== build 78 ==
Design ALU, start of the top module:
module ALU (
    input         clk,         
    input         rst,         
    input         i_vld,       
    input  [31:0] i_a,         
    input  [31:0] i_b,         
    input         opcode,      
    output reg [31:0] o_res,   
    output reg    o_res_vld,   
    output reg    overflow     
);
For scale: roughly 4500 cells after synthesis, about 100 I/O pins.
clock: 4.96 ns
lec_check: 0
cap_margin: 20
core_margin: 2
core_utilization: 21
gpl_routability_driven: 1
max_routing_layer: met5
place_density_lb_addon: 0.06
setup_slack_margin: 0.27
slew_margin: 20
run.sh (not shown) runs the stock make flow with config.mk's settings and CLKGATE_MAP_FILE=.
Build 78 finished all stages; layout check result: FAIL, due to setup timing.
Changes in build 91 relative to build 78:
==> flow/config.mk <==
export PLATFORM = sky130hd
export DESIGN_NAME = ALU
export DESIGN_NICKNAME = ALU
export VERILOG_FILES = /design/flow/design.v
export SDC_FILE = /design/flow/constraint.sdc
export NUM_CORES = 4
export LEC_CHECK = 0
export ABC_AREA = 1
export CAP_MARGIN = 20
export CORE_MARGIN = 2
export CORE_UTILIZATION = 72
export PLACE_DENSITY = 0.6
export SLEW_MARGIN = 20
==> flow/constraint.sdc <==
create_clock -name core_clock -period 9.31 [get_ports {clk}]
set_input_delay 1.8620 -clock core_clock [delete_from_list [all_inputs] [get_ports {clk}]]
set_output_delay 1.8620 -clock core_clock [all_outputs]
set_load 0.01 [all_outputs]
### Flow results
Build 91: done, clean on timing, DRC and antenna
Build 78: complete, dirty (setup timing)
Build 91 vs build 78: routed wire length down
Build 78 has lower global-route met1 utilization than build 91.
Delta(count of clock-buffer cells in the layout, build 91 - build 78) < 0
Met2 wire length | build 91 below build 78
Inputs modified between build 91 and build 85:
diff --git a/flow/config.mk b/flow/config.mk
--- a/flow/config.mk
+++ b/flow/config.mk
@@ -7,3 +7,2 @@
 export LEC_CHECK = 0
-export ABC_AREA = 1
 export CAP_MARGIN = 20
@@ -11,3 +10,5 @@
 export CORE_UTILIZATION = 72
-export PLACE_DENSITY = 0.6
+export CTS_CLUSTER_DIAMETER = 345
+export CTS_CLUSTER_SIZE = 25
+export SETUP_SLACK_MARGIN = 0.14
 export SLEW_MARGIN = 20
==> flow/constraint.sdc <==
create_clock -name core_clock -period 7.23 [get_ports {clk}]
set_input_delay 1.4460 -clock core_clock [delete_from_list [all_inputs] [get_ports {clk}]]
set_output_delay 1.4460 -clock core_clock [all_outputs]
set_load 0.01 [all_outputs]
==> comparison <==
- Among build 91 and build 85, the run that stopped before the end is build 85, and it is the only one.
- Build 85: it failed with a tool error in global routing, so there are no final results.
- In build 85, the routability congestion estimate came out 0.62% above the value in build 91.
- Comparing build 85 and build 91, number of cells in Yosys stat is lower on build 85.
- Going from build 91 to build 85, cell area reported after detailed placement grew by a few percent.
- Between build 85 and build 91, it is build 85 whose HPWL after detailed placement is higher, by 8100 µm.
diff inputs: build 85 => build 93
diff --git a/flow/config.mk b/flow/config.mk
--- a/flow/config.mk
+++ b/flow/config.mk
@@ -9,6 +9,5 @@
 export CORE_MARGIN = 2
-export CORE_UTILIZATION = 72
-export CTS_CLUSTER_DIAMETER = 345
-export CTS_CLUSTER_SIZE = 25
-export SETUP_SLACK_MARGIN = 0.14
+export CORE_UTILIZATION = 40
+export PLACE_DENSITY = 0.6
+export SETUP_SLACK_MARGIN = 0.55
 export SLEW_MARGIN = 20
==> flow/constraint.sdc <==
create_clock -name core_clock -period 8.8 [get_ports {clk}]
set_input_delay 1.7600 -clock core_clock [delete_from_list [all_inputs] [get_ports {clk}]]
set_output_delay 1.7600 -clock core_clock [all_outputs]
set_load 0.01 [all_outputs]
Findings:
Core outline area, build 85 and build 93: larger value in build 93
Compared with build 85, build 93 shows a number of buffers created by CTS that is 24 higher.
Build 93 against build 85: initial core utilization dropped 33 points, post-synthesis mux area share level, worst-case setup slack after placement saw an increase, deepest level of the CTS H-tree +1.
Placer's final routability congestion estimate: build 85 and build 93 compared, lower one is build 93
Build 93 -> build 85: sequential element share of the synthesized area flat
Floorplan die area grows by more than half when moving from build 85 to build 93.
Comparing build 85 and build 93, number of setup buffers added after CTS is lower on build 93.
Build 93 went all the way through synthesis, placement and routing and the layout is clean on timing, DRC and antenna.
Build 85: aborted in global routing (tool error)
Build 93 -> build 85: yosys synthesis chip area delta 0, exact match

---

== try-pepper ==
Starting RTL as in the previous note.
## ALU
module ALU (
    input         clk,         
    input         rst,         
    input         i_vld,       
    input  [31:0] i_a,         
    input  [31:0] i_b,         
    input         opcode,      
    output reg [31:0] o_res,   
    output reg    o_res_vld,   
    output reg    overflow     
);
make LEC_CHECK=0 CAP_MARGIN=20 CORE_MARGIN=2 CORE_UTILIZATION=40 CTS_CLUSTER_DIAMETER=351 HOLD_SLACK_MARGIN=-0.04 PLACE_DENSITY=0.71 SLEW_MARGIN=30 finish   # period 9.0 ns
Changes in try-juniper relative to try-pepper:
Settings: a deleted CTS_CLUSTER_DIAMETER that had been 351; a change of SLEW_MARGIN from 30 to 20; an added SETUP_SLACK_MARGIN of 1.39; a change of CORE_UTILIZATION from 40 to 72; an added CTS_CLUSTER_SIZE of 37; a change of PLACE_DENSITY from 0.71 to 0.68; a deleted HOLD_SLACK_MARGIN that had been -0.04.
- Reported for try-juniper and try-pepper, number of H-tree levels turned out identical to the last digit.
- try-juniper gives more count of clock-net buffers in the final layout than try-pepper did.
- [compare] base=try-pepper new=try-juniper: routed wire length climbed 37000 um; half-perimeter wire length after placement went down 1400 um.
The following lists how try-zinc was set up differently from try-juniper:
Settings: a deleted PLACE_DENSITY that had been 0.68; a change of SETUP_SLACK_MARGIN from 1.39 to 0.14; an added HOLD_SLACK_MARGIN of -0.09; a change of the clock period (ns, I/O delays scaled along) from 9.0 to 7.23.
Notes after the runs:
- Across try-juniper and try-zinc, a clean result was obtained everywhere but in try-zinc.
- try-zinc did not run to completion, as it errored out during global routing (5_1_grt).
- Post-detailed-placement cell area: try-juniper and try-zinc compared, higher one is try-zinc
- try-juniper → try-zinc: gate count of the mapped netlist comparable, number of CTS-inserted buffers increased 2.9%.
> inputs changed (try-zinc -> try-nickel)
Settings: CTS_CLUSTER_SIZE: 37 -> unset; SETUP_SLACK_MARGIN: 0.14 -> unset; CORE_UTILIZATION: 72 -> 40; PLACE_DENSITY: unset -> 0.6; HOLD_SLACK_MARGIN: -0.09 -> unset; the clock period (ns, I/O delays scaled along): 7.23 -> 9.0.
==> comparison <==
- Among try-nickel and try-zinc, the run that stopped before the end is try-zinc, and it is the only one.
- try-nickel vs try-zinc: area of the core up by more than half
- try-nickel vs. try-zinc: post-place instance area went down by 7.4%; number of buffers added for setup after CTS down 140; number of buffers inserted during clock tree synthesis higher; fraction of the mapped netlist area in adder cells barely changed.
- Relative to try-zinc, placed cell count has increased by 109 in try-nickel.
diff inputs: try-nickel => try-cedar
Settings: swapping 40 for 57 in CORE_UTILIZATION; swapping 9.0 for 8.8 in the clock period (ns, I/O delays scaled along).
### Flow results
try-cedar reached the final stage; the timing, DRC and antenna checks on its layout passed. Diff try-cedar and try-nickel: total wire length after detailed routing lower in try-nickel. Cmp try-cedar and try-nickel / transition time at the pin with the least slew margin / lower: try-cedar. Looking at met1 usage in global routing, try-cedar sits 12 points above try-nickel. Between try-nickel and try-cedar, the number of global-route vias before repair figures differ only marginally. Of the two values seen for critical path startpoint, adder_inst.man_a_r[13]$_DFF_PP0_ was produced by try-nickel and adder_inst.man_a_r[20]$_DFF_PP0_ by try-cedar.

---

run A:
Starting RTL as in the previous note.
clock: 8.06 ns
lec_check: 0
cap_margin: 20
core_margin: 2
core_utilization: 71
gpl_routability_driven: 1
hold_slack_margin: -0.07
max_routing_layer: met5
setup_slack_margin: -0.18
slew_margin: 20
| run A | all stages done | FAIL | negative setup slack |
Edits applied to the flow inputs when going from run A to run B:
# run A
export LEC_CHECK = 0
export CAP_MARGIN = 20
export CORE_MARGIN = 2
export CORE_UTILIZATION = 71
export GPL_ROUTABILITY_DRIVEN = 1
export HOLD_SLACK_MARGIN = -0.07
export MAX_ROUTING_LAYER = met5
export SETUP_SLACK_MARGIN = -0.18
export SLEW_MARGIN = 20
create_clock -name core_clock -period 8.06 [get_ports {clk}]
# run B
export LEC_CHECK = 0
export CAP_MARGIN = 20
export CORE_MARGIN = 2
export CORE_UTILIZATION = 66
export GPL_ROUTABILITY_DRIVEN = 1
export MAX_ROUTING_LAYER = met5
export SETUP_SLACK_MARGIN = 0.27
export SLEW_MARGIN = 20
create_clock -name core_clock -period 8.06 [get_ports {clk}]
==> results <==
- The layout from run B, despite a flow that completed every stage, fails the layout checks, with the failing checks listed as negative setup slack.
- For the total track usage, run B came in 3.6 points lower than run A did.
- [run B] worst reg-to-reg setup slack rose 0.02 ns relative to run A
- Run B vs. run A: fraction of area in registers shrank by 0.38 points; clock period minus final worst setup slack now sits lower.
- Summary of run B over run A: final area increased by 2.3% relative to the old numbers; count of standard-cell rows increased by 3.5% relative to the old numbers.
- Worst setup slack improves in run B relative to run A.
The inputs of run C differ from those of run B as listed below.
# run B
export LEC_CHECK = 0
export CAP_MARGIN = 20
export CORE_MARGIN = 2
export CORE_UTILIZATION = 66
export GPL_ROUTABILITY_DRIVEN = 1
export MAX_ROUTING_LAYER = met5
export SETUP_SLACK_MARGIN = 0.27
export SLEW_MARGIN = 20
create_clock -name core_clock -period 8.06 [get_ports {clk}]
# run C
export LEC_CHECK = 0
export CAP_MARGIN = 20
export CORE_MARGIN = 2
export CORE_UTILIZATION = 71
export CTS_CLUSTER_DIAMETER = 136
export GPL_ROUTABILITY_DRIVEN = 1
export MAX_ROUTING_LAYER = met5
export SETUP_SLACK_MARGIN = -0.2
export SLEW_MARGIN = 20
create_clock -name core_clock -period 8.06 [get_ports {clk}]
Findings:
Run C: flow complete, layout not clean; failing: negative setup slack
Between run B and run C, total core area is lower for run C, run B comes in above that.
Against run B, total instance count after detailed placement in run C fell slightly.
Run C vs. run B: die size dropped 6.9%; largest net degree at the start of global routing climbed 8; slack of the critical path climbed 0.0059 ns.
Inputs modified between run C and run D:
# run C
export LEC_CHECK = 0
export CAP_MARGIN = 20
export CORE_MARGIN = 2
export CORE_UTILIZATION = 71
export CTS_CLUSTER_DIAMETER = 136
export GPL_ROUTABILITY_DRIVEN = 1
export MAX_ROUTING_LAYER = met5
export SETUP_SLACK_MARGIN = -0.2
export SLEW_MARGIN = 20
create_clock -name core_clock -period 8.06 [get_ports {clk}]
# run D
export LEC_CHECK = 0
export CAP_MARGIN = 20
export CORE_MARGIN = 2
export CORE_UTILIZATION = 72
export CTS_CLUSTER_SIZE = 37
export GPL_ROUTABILITY_DRIVEN = 1
export HOLD_SLACK_MARGIN = -0.09
export MAX_ROUTING_LAYER = met5
export SETUP_SLACK_MARGIN = 0.27
export SLEW_MARGIN = 20
create_clock -name core_clock -period 8.06 [get_ports {clk}]
Findings:
- Seen in the log of run D: GRT-0232 during global routing (5_1_grt), after which the run never completed.
- When run D is set beside run C, its vertical die dimension turns out to be about 0.7% smaller.
- Delta (run D minus run C): mux contribution to synthesized area saw little to no change, effective utilization at floorplan saw an increase, post-CTS setup buffer count saw an increase.

---

ALU again, from the RTL that the note above started with.
## ALU
module ALU (
    input         clk,         
    input         rst,         
    input         i_vld,       
    input  [31:0] i_a,         
    input  [31:0] i_b,         
    input         opcode,      
    output reg [31:0] o_res,   
    output reg    o_res_vld,   
    output reg    overflow     
);
export LEC_CHECK = 0
export CAP_MARGIN = 35
export CELL_PAD_IN_SITES_DETAIL_PLACEMENT = 0
export CELL_PAD_IN_SITES_GLOBAL_PLACEMENT = 1
export CORE_ASPECT_RATIO = 0.95
export CORE_MARGIN = 2
export CORE_UTILIZATION = 36
export CTS_CLUSTER_DIAMETER = 215
export GPL_ROUTABILITY_DRIVEN = 1
export MAX_ROUTING_LAYER = met5
export MIN_ROUTING_LAYER = met1
export PLACE_DENSITY_LB_ADDON = 0.06
export SLEW_MARGIN = 5
export TNS_END_PERCENT = 15
create_clock -name core_clock -period 11.6 [get_ports {clk}]
The starting point finished clean.
Edit:
Settings changed: CAP_MARGIN 35 to 20, CELL_PAD_IN_SITES_DETAIL_PLACEMENT 0 to default, CELL_PAD_IN_SITES_GLOBAL_PLACEMENT 1 to default, CORE_ASPECT_RATIO 0.95 to default, CORE_UTILIZATION 36 to 72, CTS_CLUSTER_DIAMETER 215 to default, MIN_ROUTING_LAYER met1 to default, PLACE_DENSITY from default to 0.78, PLACE_DENSITY_LB_ADDON 0.06 to default, SLEW_MARGIN 5 to 20, TNS_END_PERCENT 15 to default.
Clock period 11.6 ns to 8.06 ns, I/O delays scaled along.
Effect: With this change the flow aborted during global routing (5_1_grt). Synthesized cell count does not change. Area after synthesis is unchanged. Die size fell by 50%.
Edit:
Settings changed: CORE_UTILIZATION 72 to 65, PLACE_DENSITY 0.78 to default, SETUP_SLACK_MARGIN from default to 0.27.
Outcome: The new run completed and failed the layout checks on setup timing. Die size increases by 11%. Area after synthesis does not change. Synthesized cell count is unchanged.

---

Starting RTL as in the previous note.
// ALU
module ALU (
    input         clk,         
    input         rst,         
    input         i_vld,       
    input  [31:0] i_a,         
    input  [31:0] i_b,         
    input         opcode,      
    output reg [31:0] o_res,   
    output reg    o_res_vld,   
    output reg    overflow     
);
reg         i_vld_stage1;
reg [31:0]  i_a_stage1, i_b_stage1;
reg         opcode_stage1;
always @(posedge clk or posedge rst) begin
    if (rst) begin
        i_vld_stage1  <= 1'b0;
        i_a_stage1    <= 32'b0;
        i_b_stage1    <= 32'b0;
        opcode_stage1 <= 1'b0;
    end else begin
        i_vld_stage1  <= i_vld;
        i_a_stage1    <= i_a;
        i_b_stage1    <= i_b;
        opcode_stage1 <= opcode;
    end
end
reg         opcode_stage2, opcode_stage3, opcode_stage4;
always @(posedge clk or posedge rst) begin
    if (rst) begin
        opcode_stage2 <= 1'b0;
        opcode_stage3 <= 1'b0;
        opcode_stage4 <= 1'b0;
    end else begin
        opcode_stage2 <= opcode_stage1;
        opcode_stage3 <= opcode_stage2;
        opcode_stage4 <= opcode_stage3;
    end
end
wire [31:0] add_res, mul_res;
wire        add_vld, mul_vld;
wire        add_ovf,  mul_ovf;
adder_32bit adder_inst (
    .clk        (clk),
    .rst        (rst),
    .i_vld      (i_vld_stage1),
    .i_a        (i_a_stage1),
    .i_b        (i_b_stage1),
    .o_res      (add_res),
    .o_res_vld  (add_vld),
    .overflow   (add_ovf)
);
multiplier_32bit multiplier_inst (
    .clk        (clk),
    .rst        (rst),
    .i_vld      (i_vld_stage1),
    .i_a        (i_a_stage1),
    .i_b        (i_b_stage1),
    .o_res      (mul_res),
    .o_res_vld  (mul_vld),
    .overflow   (mul_ovf)
);
always @(posedge clk or posedge rst) begin
    if (rst) begin
        o_res     <= 32'b0;
        o_res_vld <= 1'b0;
        overflow  <= 1'b0;
  ...
==> flow/config.mk <==
export PLATFORM = sky130hd
export DESIGN_NAME = ALU
export DESIGN_NICKNAME = ALU
export VERILOG_FILES = /design/flow/design.v
export SDC_FILE = /design/flow/constraint.sdc
export NUM_CORES = 4
export LEC_CHECK = 0
export CAP_MARGIN = 10
export CORE_MARGIN = 2
export CORE_UTILIZATION = 70
export CTS_CLUSTER_SIZE = 33
export GPL_ROUTABILITY_DRIVEN = 1
export HOLD_SLACK_MARGIN = -0.08
export MAX_ROUTING_LAYER = met5
export SETUP_SLACK_MARGIN = 1.41
export SLEW_MARGIN = 20
==> flow/constraint.sdc <==
create_clock -name core_clock -period 5.52 [get_ports {clk}]
set_input_delay 1.1040 -clock core_clock [delete_from_list [all_inputs] [get_ports {clk}]]
set_output_delay 1.1040 -clock core_clock [all_outputs]
set_load 0.01 [all_outputs]
The baseline died in global routing (GRT-0116).
Then changed:
- CAP_MARGIN: 10 -> 20
- CORE_UTILIZATION: 70 -> 71
- CTS_CLUSTER_SIZE: 33 -> not set
- HOLD_SLACK_MARGIN: -0.08 -> -0.07
- SETUP_SLACK_MARGIN: 1.41 -> -0.57
- clock period: 5.52 -> 7.6 ns (I/O delays scaled with it)
- The new run finished but fails on max-capacitance violations, max-slew violations, negative setup slack
- synthesized area is unchanged
- synthesized cell count does not change
- die area went down by 1.4%
Then changed:
- CORE_UTILIZATION: 71 -> 72
- GPL_ROUTABILITY_DRIVEN: 1 -> not set
- HOLD_SLACK_MARGIN: -0.07 -> not set
- MAX_ROUTING_LAYER: met5 -> not set
- SETUP_SLACK_MARGIN: -0.57 -> 0.14
- clock period: 7.6 -> 8.35 ns (I/O delays scaled with it)
The new run ran to the end with violations: negative setup slack.
Count of clock-buffer cells in the layout goes up by 2.
Setup slack is better by 0.93 ns.
Critical path depth is lower by 4.
Global-route usage decreases by 3.9 points.
Design area falls by 3.5%.
Cell count is lower by 5.5%.
Fmax rose by 2.1%.
Register-to-register slack is better by 0.93 ns.
Then changed:
- CTS_CLUSTER_SIZE: not set -> 34
- PLACE_DENSITY_LB_ADDON: not set -> 0.24
- SETUP_SLACK_MARGIN: 0.14 -> -0.0
- clock period: 8.35 -> 8.07 ns (I/O delays scaled with it)
Outcome:
- The changed run finished with negative setup slack left
- design area went up by 1.1%
- via count went up by 9.0%
- routed wire length went up by 14%
- maximum frequency went down by 4.0%
- global-route usage went up by 5.7 points
- register-to-register slack degrades by 0.63 ns
Then changed:
- HOLD_SLACK_MARGIN: not set -> -0.08
- PLACE_DENSITY: not set -> 0.66
- PLACE_DENSITY_LB_ADDON: 0.24 -> not set
- SETUP_SLACK_MARGIN: -0.0 -> 0.89
The new run stopped in global routing, error GRT-0232.
Die area is unchanged.
Synthesized cell count does not change.
Synthesized area stays the same.
